run 1:
// magnitude_wrapper
module magnitude_wrapper(
	input aclk,
	input aresetn,
	input s_i_data_valid,
	output reg s_o_data_ready,
	input [31:0] s_i_data,
	output reg m_o_data_valid,
	input m_i_data_ready,
	output reg [31:0] m_o_data
    );
	reg [31:0] o_data_temp;
	reg [15:0] data_real;
	reg [15:0] data_imag;
	reg start_calc;
	reg ack_calc;
	wire [15:0] in_real = s_i_data[15:0];
	wire [15:0] in_imag = s_i_data[31:16];
	always @ (posedge aclk)
		begin
			if (aresetn == 0) begin
				s_o_data_ready <= 1'b0;
				start_calc <= 1'b0;
			end
			if (ack_calc == 1'b1) begin
				start_calc <= 0;
			end
			if ( (s_i_data_valid == 1'b1) && (ack_calc == 0)) begin
				if (in_real[15] == 1'b1)
					data_real <= ~in_real + 16'd1;
				else
					data_real <= in_real;
				if (in_imag[15] == 1'b1)
					data_imag <= ~in_imag + 16'd1;
				else
					data_imag <= in_imag;
				s_o_data_ready <= 1;
				start_calc <= 1'b1;
			end
		end
	always @ (posedge aclk)
		begin
			if (aresetn == 0) begin
				ack_calc <= 0;
			end
			if (start_calc == 1'b1) begin
				ack_calc <= 1;
				o_data_temp <= data_real*data_real + data_imag*data_imag;
			end
			else begin
				ack_calc <= 0;
			end
		end
	always @ (posedge aclk)
		begin
			if (aresetn == 0) begin
				m_o_data_valid <= 1'b0;
			end
			if (m_i_data_ready == 1'b1) begin
				if (ack_calc == 0) begin
					m_o_data_valid <= 1'b0;
				end
				else begin
					m_o_data_valid <= 1'b1;
					m_o_data <= o_data_temp;
				end
			end
		end
endmodule
Size: ~100 flip-flops, roughly 70 I/O pins.
clock: 10.0 ns
lec_check: 0
cap_margin: 20
cell_pad_in_sites_global_placement: 1
core_margin: 7
core_utilization: 35
cts_cluster_diameter: 228
cts_cluster_size: 61
gpl_timing_driven: 0
max_routing_layer: met4
place_density_lb_addon: 0.27
setup_slack_margin: 1.86
slew_margin: 20
run.sh (not shown) runs the stock make flow with config.mk's settings and CLKGATE_MAP_FILE=.
Edits applied to the flow inputs when going from run 1 to run 2:
- SLEW_MARGIN changed from 20 to 25
- CELL_PAD_IN_SITES_GLOBAL_PLACEMENT removed (was 1)
- SETUP_SLACK_MARGIN removed (was 1.86)
- PLACE_DENSITY_LB_ADDON removed (was 0.27)
- CORE_UTILIZATION changed from 35 to 70
- HOLD_SLACK_MARGIN newly set to 0.06
- CTS_CLUSTER_SIZE changed from 61 to 100
- GPL_TIMING_DRIVEN removed (was 0)
- MAX_ROUTING_LAYER removed (was met4)
- ABC_AREA newly set to 1
- PLACE_DENSITY newly set to 0.37
- CORE_ASPECT_RATIO newly set to 0.5
- CTS_CLUSTER_DIAMETER changed from 228 to 310
- TNS_END_PERCENT newly set to 15
Findings:
- Per the comparison of run 2 with run 1, area of the mapped netlist +5.5%, number of vias after detailed routing +11%, number of multi-input combinational cells in the layout +185, cell total after placement +73, data required time of the worst path ~0 delta.
- Instance area at placement (higher): run 2
- As of run 2, gate count after technology mapping had risen by more than 10% compared to run 1.
#### Input delta (run 3 over run 2)
- PLACE_DENSITY: 0.37 -> unset
- TNS_END_PERCENT: 15 -> 5
- CORE_ASPECT_RATIO: 0.5 -> 1.86
- CORE_UTILIZATION: 70 -> 69
- PLACE_DENSITY_LB_ADDON: unset -> 0.3
Notes after the runs:
Between run 3 and run 2, total routing resource utilization after global routing is higher for run 3, run 2 comes in under that.
Run 3 ended with less routing usage on met3 than run 2.
Run 3 vs. run 2: total die size went up 1.2%; design area held.

---

magnitude_wrapper again, from the RTL that the note above started with.
export LEC_CHECK = 0
export ABC_AREA = 1
export CAP_MARGIN = 20
export CORE_MARGIN = 2
export CORE_UTILIZATION = 72
export CTS_CLUSTER_SIZE = 93
export PLACE_DENSITY = 0.36
export SLEW_MARGIN = 20
export TNS_END_PERCENT = 15
create_clock -name core_clock -period 4.23 [get_ports {aclk}]
The starting point reached the layout checks and failed them: setup timing.
Then changed:
--- a/flow/config.mk
+++ b/flow/config.mk
@@ -7,3 +7,2 @@
 export LEC_CHECK = 0
-export ABC_AREA = 1
 export CAP_MARGIN = 20
@@ -11,5 +10,3 @@
 export CORE_UTILIZATION = 72
-export CTS_CLUSTER_SIZE = 93
-export PLACE_DENSITY = 0.36
+export CTS_CLUSTER_SIZE = 36
 export SLEW_MARGIN = 20
-export TNS_END_PERCENT = 15
==> flow/constraint.sdc (replaced) <==
create_clock -name core_clock -period 6.92 [get_ports {aclk}]
set_input_delay 1.3840 -clock core_clock [delete_from_list [all_inputs] [get_ports {aclk}]]
set_output_delay 1.3840 -clock core_clock [all_outputs]
set_load 0.01 [all_outputs]
Effect:
- The new run completed and failed the layout checks on setup timing
- cell area decreases by roughly a tenth
- sequential cell count stays the same
- via count decreases by a quarter to a third
- worst hold slack degrades by 13 ps
- clock-buffer cell count stays the same
- worst setup slack improves by 2300 ps
- die area decreases by a few percent
- routed wire length decreases by a quarter to a third
- global-route usage decreases by 9.5 points
Then changed:
--- a/flow/config.mk
+++ b/flow/config.mk
@@ -9,4 +9,3 @@
 export CORE_MARGIN = 2
-export CORE_UTILIZATION = 72
-export CTS_CLUSTER_SIZE = 36
+export CORE_UTILIZATION = 68
 export SLEW_MARGIN = 20
==> flow/constraint.sdc (replaced) <==
create_clock -name core_clock -period 11.6 [get_ports {aclk}]
set_input_delay 2.3200 -clock core_clock [delete_from_list [all_inputs] [get_ports {aclk}]]
set_output_delay 2.3200 -clock core_clock [all_outputs]
set_load 0.01 [all_outputs]
After rerunning: This time the run finished with timing, DRC and antenna clean. Routed wire length is lower by about a fifth. Clock skew is lower by 14 ps. Register-to-register slack improves by 3900 ps. Global-route usage is lower by 5.6 points. Via count is lower by roughly a tenth. Non-clock buffer count is lower by 219. Utilization is lower by 14 points. Synthesized cell count does not change. Setup slack improves by 3900 ps.
